==> violet: inputs <==
==> flow/design.v <==
module div 
	#(
		parameter W=32,
					 CBIT=6		 
	 )
	(
		input wire clk, reset, str_trg,
		input wire [W-1:0] dvsr, dvnd,
		output reg ready, done_trg,
		output wire [W-1:0] quo,rmd
	);
	localparam [1:0]
		idle = 2'b00,
		op = 2'b01,
		last = 2'b10,
		done = 2'b11;
	reg [1:0] state_reg, state_next;
	reg [W-1:0] rh_reg, rh_next, rl_reg, rl_next, rh_tmp, d_reg, d_next;
	reg [CBIT-1:0] n_reg, n_next;
	reg q_bit, start;
	always @ (posedge clk, posedge reset)
		if (reset)
		begin
			state_reg<=idle;
			rh_reg<=0;
			rl_reg<=0;
			d_reg<=0;
			n_reg<=0;
		end
		else
		begin
			state_reg<=state_next;
			rh_reg<=rh_next;
			rl_reg<=rl_next;
			d_reg<=d_next;
			n_reg<=n_next;
		end
		always @*
		begin
			start = str_trg;
			state_next = state_reg;
			ready = 1'b0;
			done_trg = 1'b0;
			rh_next = rh_reg;
			rl_next = rl_reg;
			d_next = d_reg;
			n_next = n_reg;
			case (state_reg)
				idle:
				begin
					ready = 1'b1;
					if (start)
					begin
						rh_next = 0;
						rl_next = dvnd;   
						d_next = dvsr;    
						n_next = W+1;     
						state_next = op;
					end
				end
				op:
				begin
					rl_next  = {rl_reg[W-2:0], q_bit};
					rh_next = {rh_tmp[W-2:0], rl_reg[W-1]};
					n_next = n_reg-1;
					if (n_next==1)
						state_next = last;
				end
				last:  
				begin
					rl_next = {rl_reg[W-2:0], q_bit};
					rh_next = rh_tmp;
					state_next = done;
				end
				done:
				begin
					done_trg = 1'b1;
					state_next = idle;
				end
				default: state_next = idle;
			endcase
		end
		always @*
			if (rh_reg >= d_reg)
			begin
				rh_tmp = rh_reg - d_reg;
				q_bit=1'b1;
			end
			else
			begin
				rh_tmp = rh_reg;
				q_bit = 1'b0;
			end
		assign quo = rl_reg;
		assign rmd = rh_reg;
endmodule
module div_avalon
	#(
		parameter W     = 32,
				  CBIT  = 6		 
	 )
	(
		input wire clk, reset,
		input wire [2:0] div_address,
		input wire div_chipselect,
		input wire div_write,
		input wire [W-1:0] div_writedata,
		output wire [W-1:0] div_readdata,
		output wire div_irq,
		output wire div_rdy
	);
    localparam [2:0]
        SET_DIVIDEND  = 3'h0,
        SET_DIVISOR   = 3'h1,
        START         = 3'h2,
        GET_QUOTIENT  = 3'h3,
        GET_REMAINDER = 3'h4,
        GET_READY     = 3'h5,
        DONE_TRG      = 3'h6;
	wire div_start, div_ready, set_done_trg, clr_done_trg;
	reg [W-1:0] dvnd_reg, dvsr_reg;
	reg done_trg_reg;
	wire [W-1:0] quo, rmd;
	wire wr_en, wr_dvnd, wr_dvsr;
	div #(.W(32), .CBIT(6)) d1
		 ( .clk(clk), .reset(reset), .str_trg(div_start), .dvsr(dvsr_reg), .dvnd(dvnd_reg),   
		   .ready(div_ready), .done_trg(set_done_trg), .quo(quo), .rmd(rmd));         
	always @ (posedge clk, posedge reset)
	begin
		if (reset)
		begin
			dvnd_reg <= 0;
			dvsr_reg <= 0;
			done_trg_reg <= 0;
		end
		else
		begin
			if (wr_dvnd)
				dvnd_reg <= div_writedata;
			if (wr_dvsr)
				dvsr_reg <= div_writedata;
			if (set_done_trg)
				done_trg_reg <= 1'b1;
			else if (clr_done_trg)
				done_trg_reg <= 1'b0;
		end
	end
	assign wr_en = div_write & div_chipselect;
	assign wr_dvnd = (div_address == SET_DIVIDEND) & wr_en;
	assign wr_dvsr = (div_address == SET_DIVISOR) & wr_en;
	assign div_start = (div_address == START) & wr_en;
	assign clr_done_trg = (div_address == DONE_TRG) & wr_en;
	assign div_readdata = (div_address == GET_QUOTIENT) ? quo :
								 (div_address == GET_REMAINDER) ? rmd :
								 (div_address == GET_READY) ? {31'b0, div_ready} : {31'b0, done_trg_reg};
	assign div_rdy = div_ready;
	assign div_irq = done_trg_reg;
endmodule
==> flow/run.sh <==
#!/bin/bash
# the make line also repeats each setting of config.mk as NAME=value (left out here)
make -C /OpenROAD-flow-scripts/flow DESIGN_CONFIG=/design/flow/config.mk WORK_HOME=/design/flow/orfs CLKGATE_MAP_FILE= finish
==> flow/config.mk <==
export PLATFORM = sky130hd
export DESIGN_NAME = div_avalon
export DESIGN_NICKNAME = div_avalon
export VERILOG_FILES = /design/flow/design.v
export SDC_FILE = /design/flow/constraint.sdc
export NUM_CORES = 4
export LEC_CHECK = 0
export CAP_MARGIN = 20
export CORE_ASPECT_RATIO = 0.5
export CORE_MARGIN = 2
export CORE_UTILIZATION = 40
export CTS_CLUSTER_DIAMETER = 208
export CTS_CLUSTER_SIZE = 100
export SLEW_MARGIN = 20
==> flow/constraint.sdc <==
create_clock -name core_clock -period 5.0 [get_ports {clk}]
set_input_delay 1.0000 -clock core_clock [delete_from_list [all_inputs] [get_ports {clk}]]
set_output_delay 1.0000 -clock core_clock [all_outputs]
set_load 0.01 [all_outputs]
==> xenon (differences from violet) <==
- CORE_ASPECT_RATIO: 0.5 -> default
- CORE_UTILIZATION: 40 -> 72
- CTS_CLUSTER_DIAMETER: 208 -> default
- CTS_CLUSTER_SIZE: 100 -> default
- HOLD_SLACK_MARGIN: default -> 0.29
==> flow/constraint.sdc (replaced) <==
create_clock -name core_clock -period 3.2 [get_ports {clk}]
set_input_delay 0.6400 -clock core_clock [delete_from_list [all_inputs] [get_ports {clk}]]
set_output_delay 0.6400 -clock core_clock [all_outputs]
set_load 0.01 [all_outputs]
==> yarrow (differences from violet) <==
- CORE_ASPECT_RATIO: 0.5 -> default
- CORE_UTILIZATION: 40 -> 20
- CTS_CLUSTER_DIAMETER: 208 -> default
- CTS_CLUSTER_SIZE: 100 -> default
==> flow/constraint.sdc (replaced) <==
create_clock -name core_clock -period 4.13 [get_ports {clk}]
set_input_delay 0.8260 -clock core_clock [delete_from_list [all_inputs] [get_ports {clk}]]
set_output_delay 0.8260 -clock core_clock [all_outputs]
set_load 0.01 [all_outputs]
==> impl_report.txt <==
RUN METRICS
----------------------------------------------------
[Status]
  Outcome ........................ no timing/DRC/antenna violations

[Power]
  P_clk ........................ 1.46 mW
  Leak ........................ 5.073 nW
  Part of the total power dissipated in sequential elements ........................ 0.311

[Setup path]
  Reg-to-reg setup timing slack ........................ 1.26 ns
  Data required time of the worst path ........................ 4.00 ns
  Worst r2r path cells ........................ 11
  Biggest fanout along the worst timing path ........................ 21

[Layout]
  Area fraction of clock buffers and clock inverters ........................ 0.05834
  Fill cell count ........................ 2072
  Fraction of standard cell area in multi-input logic ........................ 0.4290

[Clocking]
  Resized Gates After CTS ........................ 0

[Final timing]
  Worst relative slew slack ........................ 0.3455

[Detailed routing]
  Sum of routed wire length over all layers ........................ 23790 um

[Place]
  RePlAce Congestion ........................ 0.9464

[Global routing]
  Met1 Use GR ........................ 0.2989

[Floorplanning]
  Number of well taps ........................ 307

----------------------------------------------------
# the run above: violet

==> impl_report.txt <==
RUN METRICS
----------------------------------------------------
[Floorplanning]
  Number of well taps ........................ 172

[Setup path]
  Setup crit end ........................ d1.rh_reg[30]
  Worst reg2reg endpoint ........................ d1.rh_reg[30]
  Biggest fanout along the worst timing path ........................ 5
  Reg-to-reg setup timing slack ........................ -0.14 ns

[Status]
  SO Viols ........................ negative setup slack
  Outcome ........................ complete, but fails checks

[Synthesis]
  Instance count of the mapped netlist ........................ 909
  Dominant flop cell ........................ sky130_fd_sc_hd__dfrtp_1

[Detailed routing]
  Sum of routed wire length over all layers ........................ 30150 um

[Layout]
  Fraction of standard cell area in multi-input logic ........................ 0.4256
  Fill cell count ........................ 506
  Area fraction of clock buffers and clock inverters ........................ 0.05273

[Power]
  P_clk ........................ 2.18 mW
  Leak ........................ 5.338 nW

[Place]
  RePlAce Congestion ........................ 0.9864

[Global routing]
  Via count of the first global-routing pass ........................ 8677

[Final timing]
  Total of endpoints with negative setup slack in the final report ........................ 4
  Least setup slack across all paths after layout ........................ -0.1427 ns

[Clocking]
  Resized Gates After CTS ........................ 3

----------------------------------------------------
# the run above: xenon

==> impl_report.txt <==
RUN METRICS
----------------------------------------------------
[Final timing]
  Worst relative slew slack ........................ 0.5282

[Setup path]
  Biggest fanout along the worst timing path ........................ 23
  Worst r2r path cells ........................ 10

[Power]
  Leak ........................ 5.113 nW
  Part of the total power dissipated in sequential elements ........................ 0.317
  P_clk ........................ 1.73 mW

[Status]
  Outcome ........................ no timing/DRC/antenna violations

[Floorplanning]
  Number of well taps ........................ 607

[Place]
  RePlAce Congestion ........................ 0.8658

[Clocking]
  Resized Gates After CTS ........................ 0

----------------------------------------------------
# the run above: yarrow

Power and IR drop assume default switching activity.
